==> v9 <==
==> flow/design.v <==
module badicecream(input         Clk,                 
                             Reset,               
                             frame_clk,           
                input [10:0]   DrawX, DrawY ,    
				input [15:0]   keycode,				  
               	output logic is_BI	,			 
				output logic [10:0] BI_X, BI_Y,
				input logic up_wall, down_wall , left_wall, right_wall,
				output logic [10:0] BI_X_Pos, BI_Y_Pos,
				output logic [5:0] BI_BlkX_Pos, BI_BlkY_Pos
              );
	enum logic[2:0] { 
					 right=3'b000, 
					 left=3'b001,
					 up=3'b010,
					 down=3'b011,
					 Halted=3'b100} Dir, Dir_in, Dir_delayed, Dir_delayed_in;
    parameter [10:0] BI_X_Corner = 11'd64;   
    parameter [10:0] BI_Y_Corner = 11'd95;   
    parameter [5:0] BI_Blk_X_Corner = 6'd1;   
    parameter [5:0] BI_Blk_Y_Corner = 6'd1;   
    parameter [10:0] BI_X_Step = 10'd1;       
    parameter [10:0] BI_Y_Step = 10'd1;       
    parameter  BI_sizeX = 6'd32;         
	parameter  BI_sizeY = 6'd48;
	logic [5:0] frame_counter, per_frame_counter;   
	logic [5:0] frame_counter_in, per_frame_counter_in;
	logic [5:0] pace_counter, pace_counter_in;
    logic [10:0] BI_X_Motion, BI_Y_Motion;
    logic [10:0] BI_X_Pos_in, BI_X_Motion_in, BI_Y_Pos_in, BI_Y_Motion_in;
	logic [5:0] BI_BlkX_Pos_in, BI_BlkY_Pos_in;
	logic [2:0] health;
	assign health = 3'd1;    
    logic frame_clk_delayed, frame_clk_rising_edge;
   always_ff @ (posedge Clk) 
	begin
        frame_clk_delayed <= frame_clk;
        frame_clk_rising_edge <= (frame_clk == 1'b1) && (frame_clk_delayed == 1'b0);
		if (Reset)
		begin
			frame_counter <= 6'b0;
			per_frame_counter <= 6'b0;
		end
		else
		begin
			frame_counter <= frame_counter_in;
			per_frame_counter <=  per_frame_counter_in;
		end
    end
	always_comb
	begin
		frame_counter_in = frame_counter;
		per_frame_counter_in = per_frame_counter;
		if (frame_clk_rising_edge)    
		begin
		per_frame_counter_in = per_frame_counter+6'b1;
		if((per_frame_counter) == 6'b000111)  
			begin
				per_frame_counter_in=6'b0;
				frame_counter_in = frame_counter+6'b1;
				if((frame_counter ) == 6'b100)  
				begin
					frame_counter_in=6'b0;
				end
			end
		end
	end
    always_ff @ (posedge Clk)
    begin
        if (Reset)
        begin
            BI_X_Pos <= BI_X_Corner;
            BI_Y_Pos <= BI_Y_Corner;
			BI_BlkX_Pos <= BI_Blk_X_Corner;
			BI_BlkY_Pos <= BI_Blk_Y_Corner;
            BI_X_Motion <= 10'd0;
            BI_Y_Motion <= 10'd0;
			pace_counter <= 6'd0;
				Dir <= Halted;
				Dir_delayed <= down;
        end
        else
        begin
			pace_counter <= pace_counter_in;
            BI_X_Pos <= BI_X_Pos_in;
            BI_Y_Pos <= BI_Y_Pos_in;
            BI_X_Motion <= BI_X_Motion_in;
            BI_Y_Motion <= BI_Y_Motion_in;
			BI_BlkX_Pos <= BI_BlkX_Pos_in;
			BI_BlkY_Pos <= BI_BlkY_Pos_in;
			Dir <= Dir_in;
			Dir_delayed <= Dir_delayed_in;
        end
    end
    always_comb
    begin
		pace_counter_in = pace_counter;
        BI_X_Pos_in = BI_X_Pos;
        BI_Y_Pos_in = BI_Y_Pos;
		BI_X_Motion_in = BI_X_Motion;
		BI_Y_Motion_in = BI_Y_Motion;
        BI_BlkX_Pos_in = BI_BlkX_Pos;    
        BI_BlkY_Pos_in = BI_BlkY_Pos;
		Dir_in = Dir;
		Dir_delayed_in = Dir_delayed;
		if(health != 0)
		begin
			if (frame_clk_rising_edge)
			begin
            	BI_X_Pos_in = BI_X_Pos + BI_X_Motion_in;
            	BI_Y_Pos_in = BI_Y_Pos + BI_Y_Motion_in;
				if (Dir == Halted)  
				begin
					if ((keycode[7:0] == 8'd26) || ((keycode[15:8] == 8'd26 )))  
					begin
						Dir_delayed_in = up;
						if(up_wall)
						begin
							BI_Y_Motion_in = 0;
							BI_X_Motion_in = 0;
							Dir_in = Halted;
						end
						else
						begin
							BI_Y_Motion_in = -BI_Y_Step;
							BI_X_Motion_in = 0;
							Dir_in = up;	
						end
					end
					else if (((keycode[7:0] == 8'd4) || keycode[15:8] == 8'd4 ))  
						begin
							Dir_delayed_in = left;
							if (left_wall)			
							begin
								BI_X_Motion_in = 0;
								BI_Y_Motion_in = 0;
								Dir_in = Halted;
							end
							else
							begin
								BI_Y_Motion_in = 0;
								BI_X_Motion_in = -BI_X_Step;
								Dir_in = left;
							end
						end
					else if((keycode[7:0] == 8'd22) || ((keycode[15:8] == 8'd22 )))  
						begin
							Dir_delayed_in = down;
							if (down_wall) 
							begin
								BI_Y_Motion_in = 0;
								BI_X_Motion_in = 0;
							Dir_in = Halted;
							end
							else
							begin
								BI_Y_Motion_in = BI_Y_Step;
								BI_X_Motion_in = 0;
								Dir_in = down;
							end
						end
					else if (((keycode[7:0]) == 8'd7) || ((keycode[15:8]) == 8'd7))  
						begin
							Dir_delayed_in = right;
							if(right_wall) 
							begin
								BI_X_Motion_in = 0;
								BI_Y_Motion_in = 0;
								Dir_in = Halted;
							end
							else
							begin
								BI_Y_Motion_in = 0;
								BI_X_Motion_in = BI_X_Step;
								Dir_in = right;	
							end
						end
					else
						begin              
						end
				end
				else  
				begin
					pace_counter_in = pace_counter + 6'd1;
					if(pace_counter == 6'd31)
					begin
						pace_counter_in = 6'd0;
						case(Dir)
							left:
							begin
								BI_BlkX_Pos_in = BI_BlkX_Pos -1;
							end
							right:
							begin
								BI_BlkX_Pos_in = BI_BlkX_Pos +1;
							end
							up:
							begin
								BI_BlkY_Pos_in = BI_BlkY_Pos -1;
							end
							down:
							begin
								BI_BlkY_Pos_in = BI_BlkY_Pos +1;
							end
							default:
							begin
								BI_BlkY_Pos_in = 0;  
							end
						endcase
						Dir_in = Halted;
						BI_Y_Motion_in = 0;
						BI_X_Motion_in = 0;						
					end
				end
			end
        end
    end
    int DistX, DistY, Size;
    assign DistX = DrawX - BI_X_Pos;
    assign DistY = DrawY - BI_Y_Pos;
    always_comb begin
		   if (DistX < BI_sizeX && DistX >= 0 && DistY<=0 && -DistY < BI_sizeY)
		  begin
        is_BI = 1'b1;
				BI_X = DrawX - BI_X_Pos+({5'b0, frame_counter}*32);
				BI_Y = DrawY - BI_Y_Pos+BI_sizeY-1+ Dir_delayed_in*48;
		  end
        else
		  begin
        is_BI = 1'b0;
				BI_X = 0;
				BI_Y = 0;
        end
    end
endmodule
==> flow/run.sh <==
#!/bin/bash
# the make line also repeats each setting of config.mk as NAME=value (left out here)
make -C /OpenROAD-flow-scripts/flow DESIGN_CONFIG=/design/flow/config.mk WORK_HOME=/design/flow/orfs CLKGATE_MAP_FILE= finish
==> flow/config.mk <==
export PLATFORM = sky130hd
export DESIGN_NAME = badicecream
export DESIGN_NICKNAME = badicecream
export VERILOG_FILES = /design/flow/design.v
export SDC_FILE = /design/flow/constraint.sdc
export NUM_CORES = 4
export LEC_CHECK = 0
export CAP_MARGIN = 20
export CORE_MARGIN = 2
export CORE_UTILIZATION = 63
export CTS_CLUSTER_SIZE = 10
export SLEW_MARGIN = 40
==> flow/constraint.sdc <==
create_clock -name core_clock -period 11.9 [get_ports {Clk}]
set_input_delay 2.3800 -clock core_clock [delete_from_list [all_inputs] [get_ports {Clk}]]
set_output_delay 2.3800 -clock core_clock [all_outputs]
set_load 0.01 [all_outputs]
==> inputs of v8, as changes to v9 <==
CAP_MARGIN = 0   (was 20)
CORE_UTILIZATION = 65   (was 63)
CTS_CLUSTER_DIAMETER = 37   (was default)
CTS_CLUSTER_SIZE = default   (was 10)
SETUP_SLACK_MARGIN = 1.58   (was default)
SLEW_MARGIN = 20   (was 40)
==> flow/constraint.sdc (replaced) <==
create_clock -name core_clock -period 5.3 [get_ports {Clk}]
set_input_delay 1.0600 -clock core_clock [delete_from_list [all_inputs] [get_ports {Clk}]]
set_output_delay 1.0600 -clock core_clock [all_outputs]
set_load 0.01 [all_outputs]
==> inputs of v31, as changes to v9 <==
CORE_UTILIZATION = 70   (was 63)
CTS_CLUSTER_DIAMETER = 40   (was default)
CTS_CLUSTER_SIZE = 32   (was 10)
SETUP_SLACK_MARGIN = 1.98   (was default)
SLEW_MARGIN = 20   (was 40)
==> flow/constraint.sdc (replaced) <==
create_clock -name core_clock -period 7.16 [get_ports {Clk}]
set_input_delay 1.4320 -clock core_clock [delete_from_list [all_inputs] [get_ports {Clk}]]
set_output_delay 1.4320 -clock core_clock [all_outputs]
set_load 0.01 [all_outputs]
==> inputs of v33, as changes to v9 <==
CORE_UTILIZATION = 12   (was 63)
CTS_CLUSTER_SIZE = default   (was 10)
SETUP_SLACK_MARGIN = 0.2   (was default)
SLEW_MARGIN = 20   (was 40)
==> flow/constraint.sdc (replaced) <==
create_clock -name core_clock -period 8.45 [get_ports {Clk}]
set_input_delay 1.6900 -clock core_clock [delete_from_list [all_inputs] [get_ports {Clk}]]
set_output_delay 1.6900 -clock core_clock [all_outputs]
set_load 0.01 [all_outputs]
==> flow_summary.toml <==
# flow metrics
[outcome]
status = "stopped before the end"
stop_stage = "clock tree synthesis (4_1_cts)"
error = "[ERROR DPL-0033] detailed placement checks failed during check placement."

[die]
core_um2 = 8260
die_w_um = 96.6
die-height_um = 96.6
fp-utilization_pct = 72.7
num_rows = 33
die_area_um2 = 9330

[placement]
portBuffers = 101
placed_cell_area_um2 = 7600
globalplace.congestion = 0.961
hpwl_um = 13900
post-place-ws_ns = -1.17
place_inst = 967

[yosys]
edf_count = 0
yosys_warnings = 1
ys_cells = 730
ys_sh_mux_pct = 3.34
The numbers above come from v31.

==> flow_summary.toml <==
# implementation run metrics
[outcome]
status = "complete, no violations"

[clocking]
post_cts_buffers = 0

[placement]
hpwl_um = 11900
globalplace.congestion = 0.948
placed_cell_area_um2 = 7130
place_inst = 948
portBuffers = 101

[yosys]
yosys_warnings = 1
edf_count = 0
ys_cells = 730

[route]
wl_met1_um = 5880

[setup_path]
worst-r2r-setup-slack_ns = 9.05

[die]
core_um2 = 9240
die_area_um2 = 10300
fp-utilization_pct = 64.9
die-height_um = 102

[cells_and_area]
areaGrowthSynthToFinish_pct = 22.3
The numbers above come from v9.

==> flow_summary.toml <==
# implementation run metrics
[outcome]
status = "complete, but fails checks"
check.faults = "negative setup slack"

[die]
num_rows = 35
die_area_um2 = 10000
die-height_um = 100

[sta]
setup_ws_ns = -1.81
final-setup-viol-count = 23

[placement]
hpwl_um = 14000
post-place-ws_ns = -2.26
place_inst = 1039

[yosys]
ys_sh_mux_pct = 3.34
edf_count = 0
yosys_warnings = 1
The numbers above come from v8.

==> flow_summary.toml <==
# implementation run metrics
[placement]
globalplace.congestion = 0.832
portBuffers = 101
post-place-ws_ns = -0.305
hpwl_um = 15500

[yosys]
ys_sh_mux_pct = 3.34
edf_count = 0
yosys_warnings = 1

[outcome]
status = "complete, no violations"

[die]
die_area_um2 = 51800
die_w_um = 228
num_rows = 81
The numbers above come from v33.

